// alu
module alu #(
    parameter INST_W = 4,
    parameter INT_W  = 6,
    parameter FRAC_W = 10,
    parameter DATA_W = INT_W + FRAC_W
)(
    input                      i_clk,
    input                      i_rst_n,
    input                      i_in_valid,
    output                     o_busy,
    input         [INST_W-1:0] i_inst,
    input  signed [DATA_W-1:0] i_data_a,
    input  signed [DATA_W-1:0] i_data_b,
    output                     o_out_valid,
    output        [DATA_W-1:0] o_data
);
export LEC_CHECK = 0
export ABC_AREA = 1
export CAP_MARGIN = 5
export CORE_ASPECT_RATIO = 1.43
export CORE_MARGIN = 8
export CORE_UTILIZATION = 33
export CTS_CLUSTER_DIAMETER = 335
export GPL_ROUTABILITY_DRIVEN = 0
export GPL_TIMING_DRIVEN = 0
export MAX_ROUTING_LAYER = met5
export MIN_ROUTING_LAYER = met1
export PLACE_DENSITY_LB_ADDON = 0.27
export SLEW_MARGIN = 20
export TNS_END_PERCENT = 40
create_clock -name core_clock -period 7.58 [get_ports {i_clk}]
run.sh (not shown) runs the stock make flow with config.mk's settings and CLKGATE_MAP_FILE=.
The starting point completed and failed the layout checks on negative setup slack.
Rerun with:
ABC_AREA = unset   (was 1)
CAP_MARGIN = 20   (was 5)
CORE_ASPECT_RATIO = unset   (was 1.43)
CORE_MARGIN = 2   (was 8)
CORE_UTILIZATION = 72   (was 33)
CTS_CLUSTER_DIAMETER = 295   (was 335)
CTS_CLUSTER_SIZE = 16   (was unset)
GPL_ROUTABILITY_DRIVEN = unset   (was 0)
GPL_TIMING_DRIVEN = unset   (was 0)
MAX_ROUTING_LAYER = unset   (was met5)
MIN_ROUTING_LAYER = unset   (was met1)
PLACE_DENSITY_LB_ADDON = unset   (was 0.27)
SETUP_SLACK_MARGIN = 0.91   (was unset)
TNS_END_PERCENT = 10   (was 40)
clock period = 4.96 ns   (was 7.58 ns; I/O delays follow)
Result:
- This time the run ended with an error in global routing (5_1_grt)
- area after synthesis goes down by about 4%
- synthesized cell count decreases by 18%
- die area fell by 58%
Rerun with:
ABC_AREA = 1   (was unset)
CAP_MARGIN = 5   (was 20)
CTS_CLUSTER_DIAMETER = 335   (was 295)
CTS_CLUSTER_SIZE = unset   (was 16)
GPL_ROUTABILITY_DRIVEN = 1   (was unset)
GPL_TIMING_DRIVEN = 1   (was unset)
MAX_ROUTING_LAYER = met4   (was unset)
MIN_ROUTING_LAYER = met1   (was unset)
PLACE_DENSITY = 0.66   (was unset)
SETUP_SLACK_MARGIN = unset   (was 0.91)
TNS_END_PERCENT = unset   (was 10)
clock period = 8.77 ns   (was 4.96 ns; I/O delays follow)
Now the flow finished but failed the layout checks on negative setup slack.
Area after synthesis grows by 4.1%.
Die size rose by 4.0%.
Synthesized cell count climbs by 22%.

========
## willow
Starting RTL as in the previous note.
// alu
module alu #(
    parameter INST_W = 4,
    parameter INT_W  = 6,
    parameter FRAC_W = 10,
    parameter DATA_W = INT_W + FRAC_W
)(
    input                      i_clk,
    input                      i_rst_n,
    input                      i_in_valid,
    output                     o_busy,
    input         [INST_W-1:0] i_inst,
    input  signed [DATA_W-1:0] i_data_a,
    input  signed [DATA_W-1:0] i_data_b,
    output                     o_out_valid,
    output        [DATA_W-1:0] o_data
);
==> flow/config.mk <==
export PLATFORM = sky130hd
export DESIGN_NAME = alu
export DESIGN_NICKNAME = alu
export VERILOG_FILES = /design/flow/design.v
export SDC_FILE = /design/flow/constraint.sdc
export NUM_CORES = 4
export LEC_CHECK = 0
export CAP_MARGIN = 20
export CORE_MARGIN = 2
export CORE_UTILIZATION = 70
export CTS_CLUSTER_DIAMETER = 55
export CTS_CLUSTER_SIZE = 39
export SETUP_SLACK_MARGIN = 0.79
export SLEW_MARGIN = 20
==> flow/constraint.sdc <==
create_clock -name core_clock -period 3.09 [get_ports {i_clk}]
set_input_delay 0.6180 -clock core_clock [delete_from_list [all_inputs] [get_ports {i_clk}]]
set_output_delay 0.6180 -clock core_clock [all_outputs]
set_load 0.01 [all_outputs]
FAIL willow @ global routing: tool exited with error
Inputs modified between willow and sierra:
- clearing SETUP_SLACK_MARGIN, which used to be 0.79
- clearing CTS_CLUSTER_SIZE, which used to be 39
- swapping 70 for 40 in CORE_UTILIZATION
- clearing CTS_CLUSTER_DIAMETER, which used to be 55
- swapping 3.09 for 11.0 in the clock period (ns, I/O delays scaled along)
==> results <==
- sierra finished every stage and its layout cleared the timing, DRC and antenna checks.
- Sort willow and sierra by post-placement cell count asc -> top: sierra
- Comparing area inside the core boundary for willow and sierra, the bigger number came from sierra.
- CTS sink count: sierra vs willow identical
- The lower count of standard-cell rows of willow and sierra is in willow.
- Diff sierra..willow | yosys stat chip area | unchanged
- For the half-perimeter wire length after placement, sierra came in 15% lower than willow did.
- sierra vs willow: routability congestion estimate down in sierra
- Changes observed in sierra relative to willow: die height saw an increase; number of resized instances in the post-cts repair step saw a decrease.
Relative to sierra, the following input files were edited for delta:
- a change of CORE_UTILIZATION from 40 to 72
- an added SETUP_SLACK_MARGIN of 0.91
- an added PLACE_DENSITY of 0.37
- an added TNS_END_PERCENT of 10
- an added CTS_CLUSTER_SIZE of 10
- an added CTS_CLUSTER_DIAMETER of 398
- an added HOLD_SLACK_MARGIN of 0.29
- an added ABC_AREA of 1
- a change of the clock period (ns, I/O delays scaled along) from 11.0 to 4.96
### Flow results
On cell row count, the higher figure sits with sierra, not delta.
delta: aborted in clock tree synthesis (tool error)
Changes observed in delta relative to sierra: total cells reported by yosys after synthesis has increased; vertical die dimension shows a reduction of 24%.
delta: die span in x 24% below sierra
On estimated wirelength of the detail-placed design: between delta and sierra, it ends up higher for delta.

========
The RTL this note starts from:
==> flow/design.v <==
module alu #(
    parameter INST_W = 4,
    parameter INT_W  = 6,
    parameter FRAC_W = 10,
    parameter DATA_W = INT_W + FRAC_W
)(
    input                      i_clk,
    input                      i_rst_n,
    input                      i_in_valid,
    output                     o_busy,
    input         [INST_W-1:0] i_inst,
    input  signed [DATA_W-1:0] i_data_a,
    input  signed [DATA_W-1:0] i_data_b,
    output                     o_out_valid,
    output        [DATA_W-1:0] o_data
);
localparam SADD = 4'd0;  
localparam SSUB = 4'd1;  
localparam SMUL = 4'd2;  
localparam SACC = 4'd3;  
localparam SOFT = 4'd4;  
localparam XOR = 4'd5;   
localparam ARSH = 4'd6;  
localparam LROT = 4'd7;  
localparam CLZ = 4'd8;   
localparam RM4 = 4'd9;   
localparam MEM_H = 16;   
integer i;
localparam RANGE1 = 6'b100000;
localparam RANGE2 = 6'b010000;
localparam RANGE3 = 6'b001000;
localparam RANGE4 = 6'b000100;
localparam RANGE5 = 6'b000010;
localparam RANGE6 = 6'b000001;
localparam WAIT = 1'b0;
localparam EXE = 1'b1;
reg signed [DATA_W-1:0] comb_result; 
reg [DATA_W-1:0] rot_result; 
reg [DATA_W-1:0] add_sub_result;
reg signed [DATA_W+3:0] acc_result20;
reg signed [DATA_W-1:0] acc_result;
reg signed [DATA_W:0] add_sub_result17;
reg [DATA_W-1:0] arsh_result;
reg [2*DATA_W-1:0] lrot_base;
reg [DATA_W-1:0] lrot_result;
reg [4:0] clz_result;
reg [12:0] rm4_result;
reg [7:0] clz8;
reg [3:0] clz4;
wire [5:0] soft_range;
reg signed [DATA_W-1:0] soft_result;
reg [DATA_W-1:0] o_data_buffer;
reg busy_buffer;
reg ovalid_buffer;
reg [INST_W-1:0] inst_buffer;
reg signed [DATA_W-1:0] data_a_buffer;
reg signed [DATA_W-1:0] data_b_buffer;
reg signed [DATA_W+3:0] acc_mem [MEM_H-1:0];     
reg cs, ns;
always @(posedge i_clk or negedge i_rst_n) begin
    if(!i_rst_n) begin
        for (i=0; i<16; i=i+1) begin
            acc_mem[i] <= 20'd0;
        end
    end
    else if (inst_buffer == SACC)begin
        acc_mem[data_a_buffer[3:0]] <= acc_result20;
    end
end
always @(posedge i_clk or negedge i_rst_n) begin
    if(!i_rst_n) begin
        cs <= WAIT;
    end
    else begin
        cs <= ns;
    end
end
always @(*) begin
    if (cs == WAIT) begin
        ns = (i_in_valid) ? EXE : WAIT;
    end
    else begin
        ns = WAIT;
    end
end
always @(posedge i_clk or negedge i_rst_n) begin
    if(!i_rst_n) begin
        busy_buffer <= 1'b0;
        ovalid_buffer <= 1'b0;
        inst_buffer <= 4'd0;
        o_data_buffer <= 16'd0;
        data_a_buffer <= 16'd0;
        data_b_buffer <= 16'd0;
    end
    else begin
        inst_buffer <= i_inst;
        o_data_buffer <= comb_result;
        data_a_buffer <= i_data_a;
        data_b_buffer <= i_data_b;
        if (cs == WAIT) begin
            busy_buffer <= (i_in_valid) ? 1'b1 : 1'b0;
            ovalid_buffer <= 1'b0;
        end
        else begin
            busy_buffer <= 1'b0;
            ovalid_buffer <= 1'b1;
        end
    end
end
assign o_data = o_data_buffer;
assign o_out_valid = ovalid_buffer;
assign o_busy = busy_buffer;
assign soft_range[5] = data_a_buffer >= 16'sh0800;                                      
assign soft_range[4] = (data_a_buffer >= 16'sh0000) && (data_a_buffer < 16'sh0800);     
assign soft_range[3] = (data_a_buffer >= 16'shfc00) && (data_a_buffer < 16'sh0000);     
assign soft_range[2] = (data_a_buffer >= 16'shf800) && (data_a_buffer < 16'shfc00);     
assign soft_range[1] = (data_a_buffer >= 16'shf400) && (data_a_buffer < 16'shf800);     
assign soft_range[0] = (data_a_buffer < 16'shf400);                                     
always @(*) begin
    comb_result = 16'd0;
    case(inst_buffer)
        SADD : begin
            comb_result = add_sub_result;
        end
        SSUB : begin
            comb_result = add_sub_result;
        end 
        SMUL : begin
            comb_result = S_mul(data_a_buffer, data_b_buffer);
        end
        SACC : begin
            comb_result = acc_result;
        end
        SOFT : begin
            comb_result = soft_result;
        end
        XOR : begin
            comb_result = data_a_buffer ^ data_b_buffer;
        end
        ARSH : begin
            comb_result = arsh_result;
        end
        LROT : begin
            comb_result = lrot_result;
        end
        CLZ : begin
            comb_result = (clz_result[4]) ? 16'h0010 : {12'b0, clz_result[3:0]};
        end
        RM4 : begin
            comb_result = {3'd0,rm4_result};
        end
    endcase
end
always @(*) begin
    acc_result20 = (acc_mem[data_a_buffer[3:0]] + data_b_buffer);
    if (acc_result20 > 20'sh07fff) begin
        acc_result = 16'h7fff;
    end
    else if (acc_result20 < 20'shf8000) begin
        acc_result = 16'h8000;
    end
    else begin
        acc_result = acc_result20[DATA_W-1:0];
    end
end
always @(*) begin
    add_sub_result17 = (inst_buffer[0]) ? (data_a_buffer - data_b_buffer) : (data_a_buffer + data_b_buffer);
    if (!add_sub_result17[DATA_W]) begin  
        add_sub_result = (add_sub_result17 > 17'sh07fff) ? 16'h7fff : add_sub_result17[DATA_W-1:0];  
    end
    else begin   
        add_sub_result = (add_sub_result17 < 17'sh18000) ? 16'h8000 : add_sub_result17[DATA_W-1:0];
    end
end
always @(*) begin
    soft_result = 16'd0;
    case (soft_range)
        RANGE1 : begin               
            soft_result = data_a_buffer;                                                                     
        end 
        RANGE2 : begin                           
            soft_result = dev3($signed({data_a_buffer, 1'b0}) + 18'sh00800);     
        end
        RANGE3 : begin
            soft_result = dev3($signed(({data_a_buffer[DATA_W-1], data_a_buffer})) + 18'sh00800);          
        end
        RANGE4 : begin
            soft_result = dev9($signed({data_a_buffer, 1'b0}) + 18'sh01400);     
        end
        RANGE5 : begin
            soft_result = dev9($signed({data_a_buffer[DATA_W-1], data_a_buffer}) + 18'sh00c00);          
        end
        RANGE6 : begin
            soft_result = 16'd0;                                                                     
        end
    endcase
end
always @(*) begin
    arsh_result = data_a_buffer >>> data_b_buffer[4:0];
end
always @(*) begin
    lrot_base = {2{data_a_buffer}};
    lrot_result = lrot_base[(5'd16-data_b_buffer[4:0])+:DATA_W];
end
always @(*) begin
    clz_result[4] = (~|data_a_buffer);
    clz_result[3] = (~|data_a_buffer[15:8]);
    clz8 = (clz_result[3]) ? data_a_buffer[7:0] : data_a_buffer[15:8];
    clz_result[2] = (~|clz8[7:4]);
    clz4 = (clz_result[2]) ? clz8[3:0] : clz8[7:4];
    clz_result[1] = (~|clz4[3:2]);
    clz_result[0] = (clz_result[1]) ? ~clz4[1] : ~clz4[3];
end
always @(*) begin
    for (i=0; i<13; i=i+1) begin
        rm4_result[i] = data_a_buffer[i+:4] == data_b_buffer[(15-i)-:4];
    end
end
function automatic [DATA_W-1:0] S_mul;
    input signed [DATA_W-1:0] data_a;
    input signed [DATA_W-1:0] data_b;
    reg signed [2*DATA_W-1:0] mul_result;
    begin
        mul_result = data_a * data_b;
        if (!mul_result[2*DATA_W-1]) begin
            if (mul_result > 32'sh01fffc00) begin
                S_mul = 16'h7fff;  
            end
            else begin
                S_mul = (mul_result[9]) ? mul_result[25:10] + 16'sd1 : mul_result[25:10];   
            end
        end
        else begin
            if (mul_result < 32'shfe000000) begin
                S_mul = 16'h8000;   
            end
            else begin
                S_mul = (mul_result[9]) ? mul_result[25:10] + 16'sd1 : mul_result[25:10];   
            end
        end
    end
endfunction
localparam EXT_BIT = 10;
function automatic [DATA_W-1:0] dev3;
    input signed [17:0] devident;        
    reg signed [EXT_BIT+17:0] ext_devident;
    reg signed [EXT_BIT+17:0] Q0;
    reg signed [EXT_BIT+17:0] Q1;
    reg signed [EXT_BIT+17:0] Q2;
    reg signed [EXT_BIT+17:0] Q3, Q3_plus1;
    begin
        ext_devident = {devident, 10'b0};            
        Q0 = ((ext_devident >> 2) + ext_devident) >> 2;
        Q1 = (Q0 + ext_devident) >> 1;
        Q2 = ((Q1 >> 6) + Q1);
        Q3 = ((Q2 >> 12) + Q2) >> 1;
        Q3_plus1 = Q3 + $signed({18'h00001,10'b0});   
        dev3 = (Q3[EXT_BIT-1]) ? Q3_plus1[EXT_BIT+15:EXT_BIT] : Q3[EXT_BIT+15:EXT_BIT];
    end
endfunction
function automatic [DATA_W-1:0] dev9;
    input signed [17:0] devident;
    reg signed [EXT_BIT+17:0] ext_devident;
    reg signed [EXT_BIT+17:0] Q0;
    reg signed [EXT_BIT+17:0] Q1;
    reg signed [EXT_BIT+17:0] Q2;
    reg signed [EXT_BIT+17:0] Q3, Q3_plus1;
    begin
        ext_devident = {devident, 10'b0};    
        Q0 = ((ext_devident >> 1) + ext_devident) >> 1;
        Q1 = (Q0 + ext_devident) >> 1;
        Q2 = ((Q1 >> 6) + Q1);
        Q3 = ((Q2 >> 12) + Q2) >> 3;
        Q3_plus1 = Q3 + $signed({18'h00001,10'b0});   
        dev9 = (Q3[EXT_BIT-1]) ? Q3_plus1[EXT_BIT+15:EXT_BIT] : Q3[EXT_BIT+15:EXT_BIT];
    end
endfunction
endmodule
clock: 6.05 ns
lec_check: 0
cap_margin: 30
cell_pad_in_sites_global_placement: 2
core_aspect_ratio: 0.68
core_margin: 6
core_utilization: 40
cts_cluster_size: 48
gpl_routability_driven: 0
gpl_timing_driven: 0
setup_slack_margin: 1.19
slew_margin: 10
tns_end_percent: 80
The first run finished but fails on setup timing.
Then changed:
Settings changed: CAP_MARGIN 30 to 20, CELL_PAD_IN_SITES_GLOBAL_PLACEMENT 2 to not set, CORE_ASPECT_RATIO 0.68 to not set, CORE_MARGIN 6 to 2, CTS_CLUSTER_SIZE 48 to not set, GPL_ROUTABILITY_DRIVEN 0 to not set, GPL_TIMING_DRIVEN 0 to not set, SETUP_SLACK_MARGIN 1.19 to not set, SLEW_MARGIN 10 to 20, TNS_END_PERCENT 80 to not set.
Clock period 6.05 ns to 10.5 ns, I/O delays scaled along.
Effect: With this change the flow went through all stages and came out clean; design area shrinks by 11%; via count shrinks by 6.5%; wire length shrinks by 18%; core utilization shrinks by 5.6 points; cell count shrinks by 5.1%; setup slack gets better by 4.2 ns; first-iteration DRC count shrinks by 16%; non-clock buffer count shrinks by 331; die size shrinks by 4.9%.
Then changed:
Settings changed: ABC_AREA set to 1, CORE_UTILIZATION 40 to 72, CTS_CLUSTER_DIAMETER set to 295, CTS_CLUSTER_SIZE set to 16, HOLD_SLACK_MARGIN set to 0.29, PLACE_DENSITY set to 0.37, SETUP_SLACK_MARGIN set to 0.91, TNS_END_PERCENT set to 10.
Clock period 10.5 ns to 4.96 ns, I/O delays scaled along.
With this change the flow did not get past clock tree synthesis (4_1_cts) (DPL-0033).
Synthesized area climbs by 4.1%.
Die size shrinks by 42%.
Synthesized cell count rose by 22%.
Then changed:
Settings changed: ABC_AREA 1 to not set, CTS_CLUSTER_DIAMETER 295 to not set, CTS_CLUSTER_SIZE 16 to 47, HOLD_SLACK_MARGIN 0.29 to -0.09, PLACE_DENSITY 0.37 to not set, PLACE_DENSITY_LB_ADDON set to 0.01, SETUP_SLACK_MARGIN 0.91 to 2.74, TNS_END_PERCENT 10 to 5.
Clock period 4.96 ns to 9.23 ns, I/O delays scaled along.
What happened: This time the run completed, yet does not pass: setup timing; area after synthesis is lower by a few percent; die size fell by a few percent; synthesized cell count is lower by about a fifth.
